==> exp/cedar <==
==> flow/design.v (excerpt) <==
module top_coldstorage(
  input         clk,           
  input         rst_n,         
  output        led_fan,       
  output        led_hum,       
  input         sda_lcd_in,
  output        sda_lcd_oe,
  output        scl_lcd,
  input         rx,
  output        tx
);
  wire clk_1MHz = clk;
  wire [127:0] lcd_row1, lcd_row2;
  wire lcd_en, lcd_done;
  wire [7:0] temperature, humidity;
  wire dht_en, dht_data_ready;
  wire [7:0] chr_cmd, chr_val0, chr_val1;
  wire rx_msg_done, en_tx, tx_msg_done;
  logic_controller logic_controller_inst(
    .clk(clk_1MHz),
    .rst_n(rst_n),
    .temperature(temperature),
    .humidity(humidity),
    .dht_en(dht_en),
    .dht_data_ready(dht_data_ready),
    .chr_cmd(chr_cmd),
    .chr_val0(chr_val0),
    .chr_val1(chr_val1),
    .en_tx(en_tx),
    .rx_msg_done(rx_msg_done),
    .tx_msg_done(tx_msg_done),
    .lcd_en(lcd_en),
    .lcd_done(lcd_done),
    .lcd_row1(lcd_row1),
    .lcd_row2(lcd_row2),
    .led_fan(led_fan),
    .led_hum(led_hum)
  );
  dht11_reader dht11_reader_inst(
    .clk(clk_1MHz),
    .rst_n(rst_n),
    .en(dht_en),
    .temperature(temperature),
    .humidity(humidity),
    .data_ready(dht_data_ready)
  );
  uart_string uart_string_inst(
    .clk_1Mhz(clk_1MHz),
  ...
clock: 3.25 ns
lec_check: 0
abc_area: 1
cap_margin: 20
cell_pad_in_sites_global_placement: 1
core_margin: 9
core_utilization: 40
cts_cluster_diameter: 190
gpl_timing_driven: 0
slew_margin: 5
tns_end_percent: 65
run.sh (not shown) runs the stock make flow with config.mk's settings and CLKGATE_MAP_FILE=.
==> exp/maple: changes against exp/cedar <==
==> flow/config.mk (replaced) <==
export PLATFORM = sky130hd
export DESIGN_NAME = top_coldstorage
export DESIGN_NICKNAME = top_coldstorage
export VERILOG_FILES = /design/flow/design.v
export SDC_FILE = /design/flow/constraint.sdc
export NUM_CORES = 4
export LEC_CHECK = 0
export CAP_MARGIN = 20
export CORE_MARGIN = 2
export CORE_UTILIZATION = 40
export SLEW_MARGIN = 20
==> flow/constraint.sdc (replaced) <==
create_clock -name core_clock -period 10.0 [get_ports {clk}]
set_input_delay 2.0000 -clock core_clock [delete_from_list [all_inputs] [get_ports {clk}]]
set_output_delay 2.0000 -clock core_clock [all_outputs]
set_load 0.01 [all_outputs]
==> exp/ember: changes against exp/cedar <==
==> flow/config.mk (replaced) <==
export PLATFORM = sky130hd
export DESIGN_NAME = top_coldstorage
export DESIGN_NICKNAME = top_coldstorage
export VERILOG_FILES = /design/flow/design.v
export SDC_FILE = /design/flow/constraint.sdc
export NUM_CORES = 4
export LEC_CHECK = 0
export ABC_AREA = 1
export CAP_MARGIN = 20
export CORE_MARGIN = 2
export CORE_UTILIZATION = 72
export CTS_CLUSTER_DIAMETER = 29
export PLACE_DENSITY = 0.35
export SETUP_SLACK_MARGIN = 1.25
export SLEW_MARGIN = 20
==> flow/constraint.sdc (replaced) <==
create_clock -name core_clock -period 4.15 [get_ports {clk}]
set_input_delay 0.8300 -clock core_clock [delete_from_list [all_inputs] [get_ports {clk}]]
set_output_delay 0.8300 -clock core_clock [all_outputs]
set_load 0.01 [all_outputs]
==> notes <==
exp/ember failed in global routing, error GRT-0232. exp/cedar produced a layout that fails on setup timing. exp/maple completed with no timing, DRC or antenna violations.
In exp/cedar the first-iteration DRC count is smaller than in exp/maple, by 12%.
Against exp/ember, the synthesized area of exp/maple is higher by about 1%.
The highest die area belongs to exp/cedar, the lowest to exp/ember.
Of exp/cedar and exp/maple, exp/cedar has the higher non-clock buffer count (gap 124).
Against exp/maple, the design area of exp/cedar is larger by about 7%.
Against exp/maple, the clock skew of exp/cedar is higher by 0.0075 ns.
==> figures <==
| metric | exp/ember | exp/cedar | exp/maple |
|---|---|---|---|
| Outcome | stopped before the end | complete, but fails checks | finished clean |
| Last stage reached | global routing | - | - |
| Reasons for failing layout checks | - | setup timing | - |
| Combinational gate area | - | 12,280 um2 | 12,770 um2 |
| Growth of design area from synthesis to finish | - | 19.44% | 10.22% |
| Standard-cell rows | 70 | 94 | 95 |
| Type of element launching the critical path | - | flip-flop | flip-flop |
| Placeable Area | 36,790 um2 | 66,330 um2 | 67,280 um2 |
| CTS tree | - | yes | yes |
| Peak ir drop on the vdd network | - | 0.4976 mV | 0.1209 mV |
| Highest cell delay on the worst timing path | - | 0.53 ns | 0.68 ns |
| Multiplexer share of the synthesized area | 0.001205 | 0.001205 | 0.01340 |
| Syn nets | 3,307 | 3,307 | 3,002 |
| OpenROAD warning count | - | 67 | 56 |
| Instance area after placement | 27,900 um2 | 28,470 um2 | 28,060 um2 |

==> ember <==
top_coldstorage again, from the RTL that the note above started with.
make LEC_CHECK=0 CAP_MARGIN=20 CORE_MARGIN=2 CORE_UTILIZATION=72 CTS_CLUSTER_DIAMETER=26 PLACE_DENSITY=0.35 SETUP_SLACK_MARGIN=1.09 SLEW_MARGIN=20 finish   # period 4.44 ns
==> inputs of delta, as changes to ember <==
- ABC_AREA: not set -> 1
- CELL_PAD_IN_SITES_DETAIL_PLACEMENT: not set -> 1
- CORE_UTILIZATION: 72 -> 40
- CTS_CLUSTER_DIAMETER: 26 -> not set
- PLACE_DENSITY: 0.35 -> not set
- SETUP_SLACK_MARGIN: 1.09 -> 1.47
- SLEW_MARGIN: 20 -> 30
==> flow/constraint.sdc (replaced) <==
create_clock -name core_clock -period 10.0 [get_ports {clk}]
set_input_delay 2.0000 -clock core_clock [delete_from_list [all_inputs] [get_ports {clk}]]
set_output_delay 2.0000 -clock core_clock [all_outputs]
set_load 0.01 [all_outputs]
==> comparison <==
Between ember and delta, the lower combinational power is in ember (gap 21%, measured against delta). In delta the global-route usage is lower than in ember, by 21 points. In ember the sequential power is larger than in delta, by 110%. Of ember and delta, ember has the higher clock skew (gap 0.034 ns). In ember the critical path depth is higher than in delta, by 1.

==> trial 91 <==
Starting RTL as in the previous note.
clock: 4.16 ns
lec_check: 0
abc_area: 1
cap_margin: 20
core_aspect_ratio: 0.73
core_margin: 2
core_utilization: 68
cts_cluster_diameter: 216
gpl_routability_driven: 0
gpl_timing_driven: 1
place_density: 0.57
setup_slack_margin: 1.06
slew_margin: 20
==> trial 93 (differences from trial 91) <==
==> flow/config.mk (replaced) <==
export PLATFORM = sky130hd
export DESIGN_NAME = top_coldstorage
export DESIGN_NICKNAME = top_coldstorage
export VERILOG_FILES = /design/flow/design.v
export SDC_FILE = /design/flow/constraint.sdc
export NUM_CORES = 4
export LEC_CHECK = 0
export ABC_AREA = 1
export CAP_MARGIN = 20
export CORE_ASPECT_RATIO = 0.91
export CORE_MARGIN = 2
export CORE_UTILIZATION = 72
export CTS_CLUSTER_DIAMETER = 216
export GPL_ROUTABILITY_DRIVEN = 1
export GPL_TIMING_DRIVEN = 1
export HOLD_SLACK_MARGIN = 0.29
export PLACE_DENSITY = 0.35
export SETUP_SLACK_MARGIN = -0.22
export SLEW_MARGIN = 20
==> flow/constraint.sdc (replaced) <==
create_clock -name core_clock -period 3.66 [get_ports {clk}]
set_input_delay 0.7320 -clock core_clock [delete_from_list [all_inputs] [get_ports {clk}]]
set_output_delay 0.7320 -clock core_clock [all_outputs]
set_load 0.01 [all_outputs]
==> comparison <==
Trial 91 completed without violations. Trial 93 finished with setup timing left. Maximum frequency: trial 93 is smaller than trial 91 (about 3.3%). Of trial 91 and trial 93, trial 91 has the higher design area (gap 5.8%, measured against trial 93). Of trial 91 and trial 93, trial 91 has the higher non-clock buffer count (gap 88). Worst hold slack: trial 93 is higher than trial 91 (0.30 ns). Against trial 91, the core utilization of trial 93 is higher by 0.45 points.
==> figures <==
Layout-to-synthesis area ratio: trial 91 1.1800x; trial 93 1.1149x
Final WL: trial 91 72.59 mm; trial 93 68.63 mm
Register-to-register setup slack: trial 91 0.23 ns; trial 93 -0.41 ns
Outcome: trial 91 finished clean; trial 93 failed layout checks
Violated checks: trial 91 -; trial 93 setup timing
Pint: trial 91 0.008981 W; trial 93 0.01002 W
Number of detailed-routing iterations run before antenna repair: trial 91 17; trial 93 6
Number of nets in the final layout: trial 91 3,468; trial 93 3,385
Area of the placeable core: trial 91 0.03925 sq mm; trial 93 0.03689 sq mm
Clock network fraction of total power: trial 91 39.6%; trial 93 39.1%
Worst Hold Class: trial 91 primary input to asynchronous set/reset pin; trial 93 register to register
Ratio of final minimum period to clock period: trial 91 94.54%; trial 93 111.1%
Max Fclk: trial 91 0.2543 GHz; trial 93 0.2460 GHz
No activity file was given, so power comes from the tool's default toggle rates.
